==> inputs of delta <==
## top
module top#(parameter m = 7)(
    input clk,
    input signed [m-1:0]noise_in,
    output reg signed [2*m-1:0]filter_out
);
export LEC_CHECK = 0
export CAP_MARGIN = 20
export CORE_MARGIN = 2
export CORE_UTILIZATION = 40
export CTS_CLUSTER_DIAMETER = 288
export GPL_TIMING_DRIVEN = 0
export SETUP_SLACK_MARGIN = 2.35
export SLEW_MARGIN = 0
create_clock -name core_clock -period 10.0 [get_ports {clk}]
run.sh (not shown) runs the stock make flow with config.mk's settings and CLKGATE_MAP_FILE=.
==> juniper (differences from delta) <==
- CTS_CLUSTER_DIAMETER: 288 -> unset
- GPL_TIMING_DRIVEN: 0 -> unset
- SETUP_SLACK_MARGIN: 2.35 -> unset
- SLEW_MARGIN: 0 -> 20
==> flow/constraint.sdc (replaced) <==
create_clock -name core_clock -period 8.6 [get_ports {clk}]
set_input_delay 1.7200 -clock core_clock [delete_from_list [all_inputs] [get_ports {clk}]]
set_output_delay 1.7200 -clock core_clock [all_outputs]
set_load 0.01 [all_outputs]
==> comparison <==
Final cell count: juniper is smaller than delta (1.0%). Between juniper and delta, the lower setup slack is in juniper (gap 1.9 ns). In sequential cell count, juniper and delta do not differ. Sequential share of layout area: juniper is higher than delta (0.59 points).
==> figures <==
quantity	delta	juniper
Number of buffers inserted to repair setup after CTS	9	0
Setup WS pre-CTS	1.07 ns	0.0828 ns
Number of warning messages in the logs	42	39
Outcome	timing/DRC/antenna clean	timing/DRC/antenna clean
Count of nets after finishing	1238	1226
Wire length of the first global-routing pass	29100 microns	28300 microns
Final clock skew	0.00498 ns	0.0128 ns
Vias in the first global route	5864	5595
Final HPWL DP	14300 microns	14300 microns

==> trial 9 <==
==> flow/design.v <==
module top#(parameter m = 7)(
    input clk,
    input signed [m-1:0]noise_in,
    output reg signed [2*m-1:0]filter_out
);
    localparam signed [m-1:0] tap0 = 5;
    localparam signed [m-1:0] tap1 = 8;
    localparam signed [m-1:0] tap2 = 11;
    localparam signed [m-1:0] tap3 = 15;
    localparam signed [m-1:0] tap4 = 17;
    localparam signed [m-1:0] tap5 = 18;
    localparam signed [m-1:0] tap6 = 17;
    localparam signed [m-1:0] tap7 = 15;
    localparam signed [m-1:0] tap8 = 11;
    localparam signed [m-1:0] tap9 = 8;
    localparam signed [m-1:0] tap10 = 5;
    reg signed [m-1:0] register_0;
    reg signed [m-1:0] register_1;
    reg signed [m-1:0] register_2;
    reg signed [m-1:0] register_3;
    reg signed [m-1:0] register_4;
    reg signed [m-1:0] register_5;
    reg signed [m-1:0] register_6;
    reg signed [m-1:0] register_7;
    reg signed [m-1:0] register_8;
    reg signed [m-1:0] register_9;
    always@(posedge clk) begin
        register_0 <= noise_in;
        register_1 <= register_0;
        register_2 <= register_1;
        register_3 <= register_2;
        register_4 <= register_3;
        register_5 <= register_4;
        register_6 <= register_5;
        register_7 <= register_6;
        register_8 <= register_7;
        register_9 <= register_8;  
        filter_out <=  noise_in * tap0 +
                            register_0 * tap1 +
                            register_1 * tap2 +
                            register_2 * tap3 +
                            register_3 * tap4 +
                            register_4 * tap5 +
                            register_5 * tap6 +
                            register_6 * tap7 +
                            register_7 * tap8 +
                            register_8 * tap9 +
                            register_9 * tap10;
    end
endmodule
==> flow/run.sh <==
#!/bin/bash
# the make line also repeats each setting of config.mk as NAME=value (left out here)
make -C /OpenROAD-flow-scripts/flow DESIGN_CONFIG=/design/flow/config.mk WORK_HOME=/design/flow/orfs CLKGATE_MAP_FILE= finish
==> flow/config.mk <==
export PLATFORM = sky130hd
export DESIGN_NAME = top
export DESIGN_NICKNAME = top
export VERILOG_FILES = /design/flow/design.v
export SDC_FILE = /design/flow/constraint.sdc
export NUM_CORES = 4
export LEC_CHECK = 0
export CAP_MARGIN = 20
export CORE_MARGIN = 2
export CORE_UTILIZATION = 40
export CTS_CLUSTER_DIAMETER = 318
export CTS_CLUSTER_SIZE = 45
export PLACE_DENSITY = 0.66
export SLEW_MARGIN = 35
==> flow/constraint.sdc <==
create_clock -name core_clock -period 10.0 [get_ports {clk}]
set_input_delay 2.0000 -clock core_clock [delete_from_list [all_inputs] [get_ports {clk}]]
set_output_delay 2.0000 -clock core_clock [all_outputs]
set_load 0.01 [all_outputs]
==> trial 65: changes against trial 9 <==
Settings changed: CELL_PAD_IN_SITES_GLOBAL_PLACEMENT set to 3, CTS_CLUSTER_DIAMETER 318 to 225, CTS_CLUSTER_SIZE 45 to unset, GPL_TIMING_DRIVEN set to 0, HOLD_SLACK_MARGIN set to -0.06, MAX_ROUTING_LAYER set to met4, MIN_ROUTING_LAYER set to met2, PLACE_DENSITY 0.66 to 0.54, SLEW_MARGIN 35 to 20.
==> results <==
- In synthesized area, trial 9 and trial 65 do not differ.
- Die size is the same in trial 65 and trial 9.
- Between trial 65 and trial 9, the lower design area is in trial 9 (gap 0.75%, measured against trial 9).
- Of trial 9 and trial 65, trial 9 has the higher sequential share of layout area (gap 0.12 points).
- In trial 65 the via count is higher than in trial 9, by 42%.

==> 02-16: inputs <==
RTL: the design.v shown in full above, as it stands there.
clock: 10.0 ns
lec_check: 0
abc_area: 1
cap_margin: 40
cell_pad_in_sites_detail_placement: 2
cell_pad_in_sites_global_placement: 1
core_margin: 2
core_utilization: 33
cts_cluster_diameter: 345
gpl_routability_driven: 0
gpl_timing_driven: 0
max_routing_layer: met4
setup_slack_margin: 2.35
slew_margin: 0
tns_end_percent: 5
==> 10-20 (differences from 02-16) <==
CAP_MARGIN = 5   (was 40)
CELL_PAD_IN_SITES_DETAIL_PLACEMENT = default   (was 2)
CELL_PAD_IN_SITES_GLOBAL_PLACEMENT = default   (was 1)
CORE_ASPECT_RATIO = 0.9   (was default)
CORE_UTILIZATION = 72   (was 33)
CTS_CLUSTER_DIAMETER = 223   (was 345)
CTS_CLUSTER_SIZE = 100   (was default)
GPL_ROUTABILITY_DRIVEN = default   (was 0)
GPL_TIMING_DRIVEN = default   (was 0)
MAX_ROUTING_LAYER = default   (was met4)
SETUP_SLACK_MARGIN = 0.67   (was 2.35)
SLEW_MARGIN = 20   (was 0)
TNS_END_PERCENT = 80   (was 5)
==> flow/constraint.sdc (replaced) <==
create_clock -name core_clock -period 5.86 [get_ports {clk}]
set_input_delay 1.1720 -clock core_clock [delete_from_list [all_inputs] [get_ports {clk}]]
set_output_delay 1.1720 -clock core_clock [all_outputs]
set_load 0.01 [all_outputs]
==> comparison table <==
Hold slack final: 10-20 0.3532 ns; 02-16 0.3540 ns
Non-clock buffer contribution to total cell area: 10-20 8.051%; 02-16 3.018%
Wire length of the first global-routing pass: 10-20 34000 µm; 02-16 38170 µm
Number of buffers and inverters on the critical path: 10-20 8; 02-16 9
Chip Area: 10-20 14030 µm²; 02-16 29940 µm²
Status: 10-20 finished with violations; 02-16 timing/DRC/antenna clean
Layout check failures: 10-20 negative setup slack; 02-16 -
Die Y: 10-20 112.6 µm; 02-16 173.0 µm
Via-per-instance ratio: 10-20 5.028; 02-16 4.285
Critical Path Fanout Max: 10-20 3; 02-16 4
Routed wirelength normalized by instance count: 10-20 17.08 µm; 02-16 16.74 µm
CP Data Required Time: 10-20 6.11 ns; 02-16 10.26 ns
Post-layout period usage: 10-20 114.3%; 02-16 76.34%

==> build 19 <==
RTL: the design.v shown in full above, as it stands there.
clock: 6.35 ns
lec_check: 0
cap_margin: 5
core_margin: 2
core_utilization: 72
slew_margin: 20
==> trial 44 (differences from build 19) <==
- ABC_AREA: not set -> 1
- CAP_MARGIN: 5 -> 20
- CTS_CLUSTER_DIAMETER: not set -> 98
- CTS_CLUSTER_SIZE: not set -> 23
- SETUP_SLACK_MARGIN: not set -> -0.24
==> flow/constraint.sdc (replaced) <==
create_clock -name core_clock -period 4.78 [get_ports {clk}]
set_input_delay 0.9560 -clock core_clock [delete_from_list [all_inputs] [get_ports {clk}]]
set_output_delay 0.9560 -clock core_clock [all_outputs]
set_load 0.01 [all_outputs]
==> trial 79 (differences from build 19) <==
- CAP_MARGIN: 5 -> 20
- CORE_UTILIZATION: 72 -> 69
==> flow/constraint.sdc (replaced) <==
create_clock -name core_clock -period 8.6 [get_ports {clk}]
set_input_delay 1.7200 -clock core_clock [delete_from_list [all_inputs] [get_ports {clk}]]
set_output_delay 1.7200 -clock core_clock [all_outputs]
set_load 0.01 [all_outputs]
==> comparison table <==
                                                                         trial 79                    build 19                    trial 44
Number of optimization iterations in the first detailed-route pass              4                           5                           4
Number of nets at floorplan                                                  1194                        1194                        1266
Routed wire length on met3                                                 397 um                      541 um                      705 um
Final routed wire length divided by cell count                            16.0 um                     16.9 um                     18.0 um
Horizontal die size                                                        120 um                      117 um                      118 um
Simple Share, Synth                                                         1.38%                       1.38%                       4.47%
Vias post-DR                                                                 5208                        5451                        6183
Startpoint of the lowest-slack register-to-register path            register_2[6]               register_2[3]               register_2[2]
Largest net degree at the start of global routing                              16                          16                          17
And-or/or-and share of the synthesized area                                 2.19%                       2.19%                       1.14%
Result of the run                                        timing/DRC/antenna clean  complete, but fails checks  complete, but fails checks
Violated checks                                                                 -        negative setup slack        negative setup slack
Final non-filler cell total                                                  1048                        1087                        1219
Late-Pin Clk Latency                                                      0.35 ns                     0.35 ns                     0.36 ns
Post-Syn Instances                                                            837                         837                         909
Clock network share of area                                                 3.21%                       2.69%                       2.73%
Via count of the first global-routing pass                                   6163                        6488                        7304
Unique cell type count in the Yosys netlist                                    26                          26                          22
Number of cells on the worst reg-to-reg path                                   20                          17                          21
Fillers                                                                       917                         696                         625
Placed cell areas                                                       9680 um^2                  10100 um^2                  10700 um^2

==> run a: inputs <==
// top: RTL as listed in full above, without the edits since
clock: 3.35 ns
lec_check: 0
abc_area: 1
cap_margin: 20
core_margin: 2
core_utilization: 72
cts_cluster_diameter: 39
cts_cluster_size: 88
gpl_routability_driven: 0
hold_slack_margin: 0.3
place_density: 0.78
setup_slack_margin: 0.5
slew_margin: 20
==> inputs of run b, as changes to run a <==
ABC_AREA = unset   (was 1)
CAP_MARGIN = 5   (was 20)
CTS_CLUSTER_DIAMETER = unset   (was 39)
CTS_CLUSTER_SIZE = 19   (was 88)
GPL_ROUTABILITY_DRIVEN = unset   (was 0)
HOLD_SLACK_MARGIN = unset   (was 0.3)
PLACE_DENSITY = unset   (was 0.78)
==> flow/constraint.sdc (replaced) <==
create_clock -name core_clock -period 5.75 [get_ports {clk}]
set_input_delay 1.1500 -clock core_clock [delete_from_list [all_inputs] [get_ports {clk}]]
set_output_delay 1.1500 -clock core_clock [all_outputs]
set_load 0.01 [all_outputs]
==> run summary <==
GR met1 Demand/Resource -> 0.388
total number of cells along the worst setup path -> 21
number of endpoints failing setup at the final stage -> 12
final critical-path setup slack -> -3060 ps
SO Viols -> setup timing
run status -> complete, but fails checks
crit path launch type -> flip-flop
data arrival time at the worst-slack endpoint -> 6700 ps
the above is filed under run a

==> run summary <==
final critical-path setup slack -> -976 ps
crit path launch type -> input port
data arrival time at the worst-slack endpoint -> 6990 ps
SO Viols -> setup timing
number of endpoints failing setup at the final stage -> 10
total number of cells along the worst setup path -> 23
run status -> complete, but fails checks
the above is filed under run b


==> branch umber <==
Starts from the design.v that is shown in full above.
make LEC_CHECK=0 CAP_MARGIN=20 CORE_MARGIN=2 CORE_UTILIZATION=26 CTS_CLUSTER_DIAMETER=318 CTS_CLUSTER_SIZE=93 PLACE_DENSITY=0.66 SLEW_MARGIN=35 TNS_END_PERCENT=20 finish   # period 10.0 ns
==> inputs of branch onyx, as changes to branch umber <==
Settings changed: ABC_AREA from default to 0, CELL_PAD_IN_SITES_DETAIL_PLACEMENT from default to 1, CORE_ASPECT_RATIO from default to 0.56, CORE_MARGIN 2 to 7, CORE_UTILIZATION 26 to 46, CTS_CLUSTER_DIAMETER 318 to default, CTS_CLUSTER_SIZE 93 to 91, MAX_ROUTING_LAYER from default to met5, MIN_ROUTING_LAYER from default to met1, PLACE_DENSITY 0.66 to default, SLEW_MARGIN 35 to 20, TNS_END_PERCENT 20 to default.
==> flow/constraint.sdc (replaced) <==
create_clock -name core_clock -period 8.79 [get_ports {clk}]
set_input_delay 1.7580 -clock core_clock [delete_from_list [all_inputs] [get_ports {clk}]]
set_output_delay 1.7580 -clock core_clock [all_outputs]
set_load 0.01 [all_outputs]
==> inputs of branch xenon, as changes to branch umber <==
Settings changed: CORE_UTILIZATION 26 to 40, CTS_CLUSTER_DIAMETER 318 to default, CTS_CLUSTER_SIZE 93 to default, HOLD_SLACK_MARGIN from default to -0.06, PLACE_DENSITY 0.66 to default, SETUP_SLACK_MARGIN from default to 0.08, SLEW_MARGIN 35 to 20, TNS_END_PERCENT 20 to default.
==> summary of the runs <==
Global-route usage: branch onyx > branch xenon > branch umber.
In synthesized cell count, branch xenon and branch onyx do not differ.
Clock-buffer cell count: branch onyx < branch umber < branch xenon.
Between branch onyx and branch xenon, the lower cell area is in branch onyx (gap about 0.33%, measured against branch xenon).
Branch umber completed with no timing, DRC or antenna violations. Branch onyx passed the timing, DRC and antenna checks. Branch xenon finished clean.
First-iteration DRC count: branch xenon < branch umber < branch onyx.
Non-clock buffer count is the same in branch xenon and branch umber.
Critical path depth: branch onyx is lower than branch xenon (1).
Of branch onyx and branch umber, branch onyx has the higher core utilization (gap 22 points).

==> build 73 <==
// top: RTL as listed in full above, without the edits since
export LEC_CHECK = 0
export ABC_AREA = 1
export CAP_MARGIN = 20
export CELL_PAD_IN_SITES_DETAIL_PLACEMENT = 1
export CELL_PAD_IN_SITES_GLOBAL_PLACEMENT = 3
export CORE_ASPECT_RATIO = 1.86
export CORE_MARGIN = 2
export CORE_UTILIZATION = 44
export CTS_CLUSTER_DIAMETER = 94
export CTS_CLUSTER_SIZE = 43
export GPL_ROUTABILITY_DRIVEN = 1
export MAX_ROUTING_LAYER = met4
export MIN_ROUTING_LAYER = met2
export SLEW_MARGIN = 0
create_clock -name core_clock -period 12.5 [get_ports {clk}]
==> trial 38: changes against build 73 <==
CAP_MARGIN = 5   (was 20)
CELL_PAD_IN_SITES_DETAIL_PLACEMENT = not set   (was 1)
CELL_PAD_IN_SITES_GLOBAL_PLACEMENT = not set   (was 3)
CORE_ASPECT_RATIO = not set   (was 1.86)
CORE_UTILIZATION = 72   (was 44)
CTS_CLUSTER_DIAMETER = 140   (was 94)
CTS_CLUSTER_SIZE = 22   (was 43)
GPL_ROUTABILITY_DRIVEN = not set   (was 1)
HOLD_SLACK_MARGIN = 0.29   (was not set)
MAX_ROUTING_LAYER = not set   (was met4)
MIN_ROUTING_LAYER = not set   (was met2)
SETUP_SLACK_MARGIN = -0.3   (was not set)
SLEW_MARGIN = 20   (was 0)
==> flow/constraint.sdc (replaced) <==
create_clock -name core_clock -period 4.87 [get_ports {clk}]
set_input_delay 0.9740 -clock core_clock [delete_from_list [all_inputs] [get_ports {clk}]]
set_output_delay 0.9740 -clock core_clock [all_outputs]
set_load 0.01 [all_outputs]
==> trial 36: changes against build 73 <==
CELL_PAD_IN_SITES_DETAIL_PLACEMENT = not set   (was 1)
CELL_PAD_IN_SITES_GLOBAL_PLACEMENT = not set   (was 3)
CORE_ASPECT_RATIO = not set   (was 1.86)
CORE_UTILIZATION = 72   (was 44)
CTS_CLUSTER_DIAMETER = 352   (was 94)
CTS_CLUSTER_SIZE = 16   (was 43)
GPL_ROUTABILITY_DRIVEN = not set   (was 1)
HOLD_SLACK_MARGIN = 0.3   (was not set)
MAX_ROUTING_LAYER = not set   (was met4)
MIN_ROUTING_LAYER = not set   (was met2)
PLACE_DENSITY = 0.78   (was not set)
SETUP_SLACK_MARGIN = 0.04   (was not set)
SLEW_MARGIN = 20   (was 0)
==> flow/constraint.sdc (replaced) <==
create_clock -name core_clock -period 3.29 [get_ports {clk}]
set_input_delay 0.6580 -clock core_clock [delete_from_list [all_inputs] [get_ports {clk}]]
set_output_delay 0.6580 -clock core_clock [all_outputs]
set_load 0.01 [all_outputs]
==> comparison <==
Build 73 passed the timing, DRC and antenna checks. Trial 36 finished but failed the layout checks on setup timing. Trial 38 finished with setup timing left.
Count of clock-buffer cells in the layout: build 73 is lower than trial 36 (1).
Non-clock buffer count, lowest first: build 73, trial 38, trial 36.
First-iteration DRC count: build 73 > trial 36 > trial 38.
Synthesized area is the same in trial 38 and build 73.
Between trial 36 and build 73, the lower global-route usage is in build 73 (gap 0.65 points).
Utilization: build 73 < trial 38 < trial 36.
Register-to-register slack, highest first: build 73, trial 38, trial 36.
